## lagoon
## ellipse_generator
module ellipse_generator
#(
parameter  int  BITS_RES            = 12,             
parameter  int  BITS_RAD            = BITS_RES - 1,   
parameter  bit  USE_ALTERA_IP       = 0               
)
(
  input logic                        clk,               
  input logic                        reset,             
  input logic                        enable,            
  input logic                        run,               
  input logic         [1:0]          quadrant,          
  input logic                        ellipse_filled,    
  input logic  signed [BITS_RES-1:0] Xc,                
  input logic  signed [BITS_RES-1:0] Yc,                
  input logic  signed [BITS_RES-1:0] Xr,                
  input logic  signed [BITS_RES-1:0] Yr,                
  input logic                        ena_pause,         
  output logic                       busy,              
  output logic signed [BITS_RES:0]   X_coord,           
  output logic signed [BITS_RES:0]   Y_coord,           
  output logic                       pixel_data_rdy,    
  output logic                       ellipse_complete   
);
Size in the first run: roughly 4500 cells after synthesis, roughly 330 flip-flops.
==> flow/config.mk <==
export PLATFORM = sky130hd
export DESIGN_NAME = ellipse_generator
export DESIGN_NICKNAME = ellipse_generator
export VERILOG_FILES = /design/flow/design.v
export SDC_FILE = /design/flow/constraint.sdc
export NUM_CORES = 4
export LEC_CHECK = 0
export CAP_MARGIN = 20
export CORE_MARGIN = 2
export CORE_UTILIZATION = 70
export CTS_CLUSTER_SIZE = 25
export MAX_ROUTING_LAYER = met4
export SLEW_MARGIN = 20
==> flow/constraint.sdc <==
create_clock -name core_clock -period 5.89 [get_ports {clk}]
set_input_delay 1.1780 -clock core_clock [delete_from_list [all_inputs] [get_ports {clk}]]
set_output_delay 1.1780 -clock core_clock [all_outputs]
set_load 0.01 [all_outputs]
run.sh (not shown) runs the stock make flow with config.mk's settings and CLKGATE_MAP_FILE=.
Status lagoon: flow complete, layout not clean - negative setup slack
For ember, these inputs were changed with respect to lagoon:
Settings: putting CTS_CLUSTER_DIAMETER at 301 where nothing was set; clearing MAX_ROUTING_LAYER, which used to be met4; clearing CTS_CLUSTER_SIZE, which used to be 25; putting ABC_AREA at 1 where nothing was set; putting PLACE_DENSITY at 0.38 where nothing was set; swapping 70 for 72 in CORE_UTILIZATION; swapping 5.89 for 3.52 in the clock period (ns, I/O delays scaled along).
## What came out
- Total die size ends up higher on ember.
- Of ember and lagoon, lagoon shows the lower post-synthesis net count, with ember above it.
- Synthesized area went up by more than 10% going from lagoon to ember.
- ember: aborted in clock tree synthesis (4_1_cts) (tool error)
- For the placer congestion estimate, ember came in 0.21 higher than lagoon did.
- For number of cells in the design after placement, dividing the value from lagoon by the value from ember gives 0.70.
- ember: cell count after synthesis higher than lagoon
- The Yosys chip area reported for ember is greater than that of lagoon by 12%.
- Looking only at xor/xnor share of the synthesized area, and setting everything else aside, the higher value of ember and lagoon goes to lagoon.
Input changes introduced in tundra (baseline for comparison: ember):
Settings: a change of CORE_UTILIZATION from 72 to 40; a deleted ABC_AREA that had been 1; a deleted PLACE_DENSITY that had been 0.38; a deleted CTS_CLUSTER_DIAMETER that had been 301; a change of the clock period (ns, I/O delays scaled along) from 3.52 to 7.5.
==> comparison <==
tundra went all the way through synthesis, placement and routing and the layout is clean on timing, DRC and antenna.
Between ember and tundra, worst setup timing slack at the placement stage increased.
tundra against ember: cell count after synthesis down 27%, share of synthesized area spent on multiplexers up 1.5 points, number of buffers inserted by port buffering flat.
Side by side, post-synthesis cell area turned out lower in tundra than in ember.
Die size: tundra exceeds ember
Setup changes, tundra to juniper
Settings: GPL_TIMING_DRIVEN now 1, previously not set; CORE_MARGIN now 4, was 2; CTS_CLUSTER_DIAMETER now 306, previously not set; CORE_UTILIZATION now 23, was 40; MAX_ROUTING_LAYER now met5, previously not set.
Results
Diff tundra -> juniper: antenna diode count rose 1; required time reported for the critical path endpoint was more or less identical; hold slack held steady; critical path depth has increased. Worst relative slew slack delta (juniper − tundra): unfavourable. juniper gives less worst setup slack than tundra did. When juniper is measured against tundra, its number of global-route vias before repair turns out 2.6% higher.


The RTL this note starts from:
==> flow/design.v <==
module ellipse_generator
#(
parameter  int  BITS_RES            = 12,             
parameter  int  BITS_RAD            = BITS_RES - 1,   
parameter  bit  USE_ALTERA_IP       = 0               
)
(
  input logic                        clk,               
  input logic                        reset,             
  input logic                        enable,            
  input logic                        run,               
  input logic         [1:0]          quadrant,          
  input logic                        ellipse_filled,    
  input logic  signed [BITS_RES-1:0] Xc,                
  input logic  signed [BITS_RES-1:0] Yc,                
  input logic  signed [BITS_RES-1:0] Xr,                
  input logic  signed [BITS_RES-1:0] Yr,                
  input logic                        ena_pause,         
  output logic                       busy,              
  output logic signed [BITS_RES:0]   X_coord,           
  output logic signed [BITS_RES:0]   Y_coord,           
  output logic                       pixel_data_rdy,    
  output logic                       ellipse_complete   
);
logic               draw_line ;
logic        [1:0]  quadrant_latch ;     
logic        [3:0]  sub_function ;     
logic               inv ;     
logic               draw_flat ;     
logic               filled ;     
logic signed   [BITS_RES-1:0]   x ;     
logic signed   [BITS_RES-1:0]   y ;     
logic signed   [BITS_RES-1:0]   xcr ;     
logic signed   [BITS_RES-1:0]   ycr ;     
logic signed   [BITS_RES-1:0]   xrr ;     
logic signed   [BITS_RES-1:0]   yrr ;     
logic signed   [BITS_RAD*3+1:0] p ;     
logic signed   [BITS_RAD*3+1:0] px ;     
logic signed   [BITS_RAD*3+1:0] py ;     
logic unsigned [BITS_RAD*2-1:0] rx2 ;     
logic unsigned [BITS_RAD*2-1:0] ry2 ;     
logic unsigned [BITS_RAD*1-1:0] alu_mult_a ;  
logic unsigned [BITS_RAD*2-1:0] alu_mult_b ;  
logic unsigned [BITS_RAD*3-1:0] alu_mult_y     ;  
logic               pixel_data_rdy_int ;     
logic               busy_int ;     
logic               ena_process ;     
logic               freeze ;     
     always_ff @(posedge clk) if (ena_process) alu_mult_y <= alu_mult_a * alu_mult_b ;
always_comb begin
   pixel_data_rdy = pixel_data_rdy_int && !ena_pause ;  
   busy           = busy_int || run ;                   
   ena_process    = enable && !(ena_pause && pixel_data_rdy_int);
end
always_ff @( posedge clk or posedge reset ) begin
   if ( reset ) begin
      draw_line          <= 1'b0  ;
      pixel_data_rdy_int <= 1'b0  ;
      busy_int           <= 1'b0  ;
      ellipse_complete   <= 1'b0  ;
      quadrant_latch     <= 2'b0  ;
      sub_function       <= 4'd0  ;  
      x                  <= 0 ;
      y                  <= 0 ;
      xcr                <= 0 ;
      ycr                <= 0 ;
      xrr                <= 0 ;
      yrr                <= 0 ;
      p                  <= 0 ;
      rx2                <= 0 ;
      ry2                <= 0 ;
      px                 <= 0 ;
      py                 <= 0 ;
      inv                <= 1'b0 ;       
      draw_flat          <= 1'b0 ;
      filled             <= 1'b0 ;
      freeze             <= 1'b0 ;
      X_coord            <= (BITS_RES)'(0);
      Y_coord            <= (BITS_RES)'(0);
      alu_mult_a         <= (BITS_RAD*1)'(0);
      alu_mult_b         <= (BITS_RAD*2)'(0);
   end
   else if ( ena_process  ) begin 
if (!freeze) begin
  if (inv==0) begin
    case ( quadrant_latch )
      4'd0 : begin
             X_coord    <=  xcr + x;
             Y_coord    <=  ycr + y;
             end
      4'd1 : begin
             X_coord    <=  xcr - x;
             Y_coord    <=  ycr + y;
             end
      4'd2 : begin
             X_coord    <=  xcr + x;
             Y_coord    <=  ycr - y;
             end
      4'd3 : begin
             X_coord    <=  xcr - x;
             Y_coord    <=  ycr - y;
             end
      endcase
  end else begin
  case ( quadrant_latch )
      4'd0 : begin
             Y_coord    <=  xcr + x;
             X_coord    <=  ycr + y;
             end
      4'd1 : begin
             Y_coord    <=  xcr + x;
             X_coord    <=  ycr - y;
             end
      4'd2 : begin
             Y_coord    <=  xcr - x;
             X_coord    <=  ycr + y;
             end
      4'd3 : begin
             Y_coord    <=  xcr - x;
             X_coord    <=  ycr - y;
             end
      endcase
  end
end else begin   
  if (((X_coord==xcr)&& !inv) || ((X_coord==ycr)&& inv) )  freeze     <= 1'b0;            
  if (((X_coord>xcr)&& !inv)  || ((X_coord>ycr)&& inv)  )  X_coord    <= X_coord - 1'b1;  
  if (((X_coord<xcr)&& !inv)  || ((X_coord<ycr)&& inv)  )  X_coord    <= X_coord + 1'b1;  
end
casez ( sub_function )
    4'd0 : begin  
      if ( run ) begin   
         quadrant_latch <= quadrant ;  
         if ( ( Xr == 0 ) && ( Yr == 0 ) ) begin  
            x                  <= 0    ;  
            y                  <= 0    ;  
            pixel_data_rdy_int <= 1'b0  ;  
            ellipse_complete   <= 1'b0  ;  
            sub_function       <= 4'd9  ;  
            draw_line          <= 1'b1  ;  
            busy_int           <= 1'b1  ;  
            xcr       <= Xc ;  
            ycr       <= Yc ;
            xrr       <= 0 ;
            yrr       <= 0 ;
            inv       <= 1'b0 ;
            draw_flat <= 1'b0 ;
            freeze    <= 1'b0 ;
         end
         else begin  
            sub_function       <= sub_function + 1'd1  ;  
            draw_line          <= 1'b1  ;  
            busy_int           <= 1'b1  ;  
            pixel_data_rdy_int <= 1'b0  ;  
            ellipse_complete   <= 1'b0  ;  
            xcr       <= Xc ;  
            ycr       <= Yc ;
            xrr       <= Xr ;
            yrr       <= Yr ;
            inv       <= 1'b0 ;
            draw_flat <= 1'b0 ;
            filled    <= ellipse_filled ;
            freeze    <= 1'b0 ;
         end  
      end  
    end  
    4'd1 : begin  
     alu_mult_a[BITS_RAD*1-1:0]          <= xrr[BITS_RAD-1:0] ;
     alu_mult_b[BITS_RAD*1-1:0]          <= xrr[BITS_RAD-1:0] ;
     alu_mult_b[BITS_RAD*2-1:BITS_RAD*1] <= 0     ;
     x                                   <= 0     ;
     y                                   <= yrr   ;
     draw_flat                           <= 1'b0  ;
     p                                   <= 0     ;
     sub_function                        <= sub_function + 1'd1  ;  
    end
    4'd2 : begin  
     alu_mult_a[BITS_RAD*1-1:0]          <= yrr[BITS_RAD-1:0] ;
     alu_mult_b[BITS_RAD*1-1:0]          <= yrr[BITS_RAD-1:0] ;
     alu_mult_b[BITS_RAD*2-1:BITS_RAD*1] <= 0     ;
     sub_function                        <= sub_function + 1'd1  ;  
    end
    4'd3 : begin  
     rx2[BITS_RAD*2-1:0]                <= alu_mult_y[BITS_RAD*2-1:0] ;  
     alu_mult_a[BITS_RAD*1-1:0]          <= yrr[BITS_RAD-1:0] ;
     alu_mult_b[BITS_RAD*2-1:0]          <= alu_mult_y[BITS_RAD*2-1:0] ;
     ry2                                 <= (BITS_RAD*2)'((alu_mult_y[BITS_RAD*2-1:0] + 2) >> 2) ;  
     px                                  <= 0     ;                                  
     sub_function                        <= sub_function + 1'd1  ;                   
    end
    4'd4 : begin  
     px                                 <= px + ry2 ;  
     ry2[BITS_RAD*2-1:0]                <= alu_mult_y[BITS_RAD*2-1:0] ;  
     sub_function                       <= sub_function + 1'd1  ;  
    end
    4'd5 : begin  
     px                                 <= px + ry2 - alu_mult_y[BITS_RAD*3-1:0] ;  
     py                                 <= (alu_mult_y[((BITS_RAD)*3-1):0]) << 1 ;  
     sub_function                       <= sub_function + 1'd1  ;  
    end
    4'd6 : begin  
     p                                  <= px  ;  
     px                                 <= 0;
              if (xrr<2) sub_function   <= sub_function + 2'd2  ;  
              else       sub_function   <= sub_function + 1'd1  ;  
    end
    4'd7 : begin  
  if (!freeze) begin
       if (px <= py) begin   
                     pixel_data_rdy_int <= 1'b1  ;  
		             x                  <= x + 1'd1 ;
		             px                 <= px + (ry2<<1);
                     if (inv && filled) freeze <= 1'b1;    
		             if (p <= 0) begin
	                             p  <= p + ry2 + (px + (ry2<<1)) ;
		                         end else begin
		                         if (!inv && filled)  freeze <= 1'b1;      
                                 y  <= y - 1'd1;
                                 py <= py - (rx2<<1);
                                 p  <= p + ry2 + (px + (ry2<<1)) - (py - (rx2<<1)) ;
                                 end
       end else begin  
          pixel_data_rdy_int <= 1'b0  ;                 
          sub_function       <= sub_function + 1'd1  ;  
       end
   end  
    end  
    4'd8 : begin  
if (!freeze) begin
if (((y<2) || draw_flat) && x <= xrr ) begin  
    draw_flat          <= 1'b1 ;       
    y                  <= 0        ;   
              if (draw_flat) begin               
              pixel_data_rdy_int <= 1'b1  ;      
              x                  <= x + 1'd1 ;   
              end
    end else begin
          if (inv) begin
                   pixel_data_rdy_int <= 1'b0  ;  
                   sub_function       <= 4'd0  ;  
                   inv                <= 1'b0  ;  
                   draw_line          <= 1'b0  ;  
                   ellipse_complete   <= 1'b1  ;
                   busy_int           <= 1'b0  ;  
          end else begin
                   pixel_data_rdy_int <= 1'b0  ;  
                   sub_function       <= 4'd1  ;  
                   inv                <= 1'b1  ;  
                   xcr                <= ycr   ;  
                   ycr                <= xcr   ;
                   xrr                <= yrr   ;  
                   yrr                <= xrr   ;
          end
     end  
    end  
    end  
    4'd9 : begin  
            pixel_data_rdy_int <= 1'b1                 ;  
            sub_function       <= sub_function + 1'd1  ;  
    end
    default : begin                 
    sub_function       <= 4'd0  ;   
    draw_line          <= 1'b0  ;   
    pixel_data_rdy_int <= 1'b0  ;  
    sub_function       <= 4'd0  ;  
    ellipse_complete   <= 1'b1  ;
    busy_int           <= 1'b0  ;  
    end
  endcase  
      if (!draw_line && !run ) begin
         pixel_data_rdy_int <= 1'b0 ;  
         ellipse_complete   <= 1'b0 ;  
         busy_int           <= 1'b0 ;  
      end
   end  
end
endmodule
clock: 6.26 ns
lec_check: 0
cap_margin: 20
core_aspect_ratio: 0.54
core_margin: 2
core_utilization: 57
gpl_timing_driven: 0
slew_margin: 15
The first run finished but fails on setup timing.
Then changed:
CORE_ASPECT_RATIO = default   (was 0.54)
CORE_UTILIZATION = 66   (was 57)
CTS_CLUSTER_DIAMETER = 51   (was default)
GPL_TIMING_DRIVEN = default   (was 0)
MAX_ROUTING_LAYER = met4   (was default)
SLEW_MARGIN = 20   (was 15)
TNS_END_PERCENT = 5   (was default)
clock period = 7.5 ns   (was 6.26 ns; I/O delays follow)
This time the run completed without violations.
Final area drops by a few percent.
Wire length drops by a quarter to a third.
Die size drops by roughly a tenth.
Cell count drops by a few percent.
Non-clock buffer count drops by 254.
Then changed:
CORE_UTILIZATION = 72   (was 66)
CTS_CLUSTER_DIAMETER = 342   (was 51)
HOLD_SLACK_MARGIN = -0.1   (was default)
MAX_ROUTING_LAYER = default   (was met4)
PLACE_DENSITY_LB_ADDON = 0.01   (was default)
clock period = 8.31 ns   (was 7.5 ns; I/O delays follow)
The new run produced a clean layout.
Clock-buffer cell count fell by 2.
Worst setup slack improved by 0.22 ns.
Area after synthesis does not change.
Hold slack barely changes.
Critical path depth grows by 2.
Non-clock buffer count drops by 13.
Routed wire length fell by 0.53%.
Clock skew barely changes.
Then changed:
ABC_AREA = 1   (was default)
CTS_CLUSTER_DIAMETER = default   (was 342)
HOLD_SLACK_MARGIN = default   (was -0.1)
PLACE_DENSITY_LB_ADDON = default   (was 0.01)
TNS_END_PERCENT = default   (was 5)
clock period = 5.21 ns   (was 8.31 ns; I/O delays follow)
The new run failed in 5_1_grt; synthesized cell count rose by 37%; synthesized area grows by 12%; die area rose by 11%.
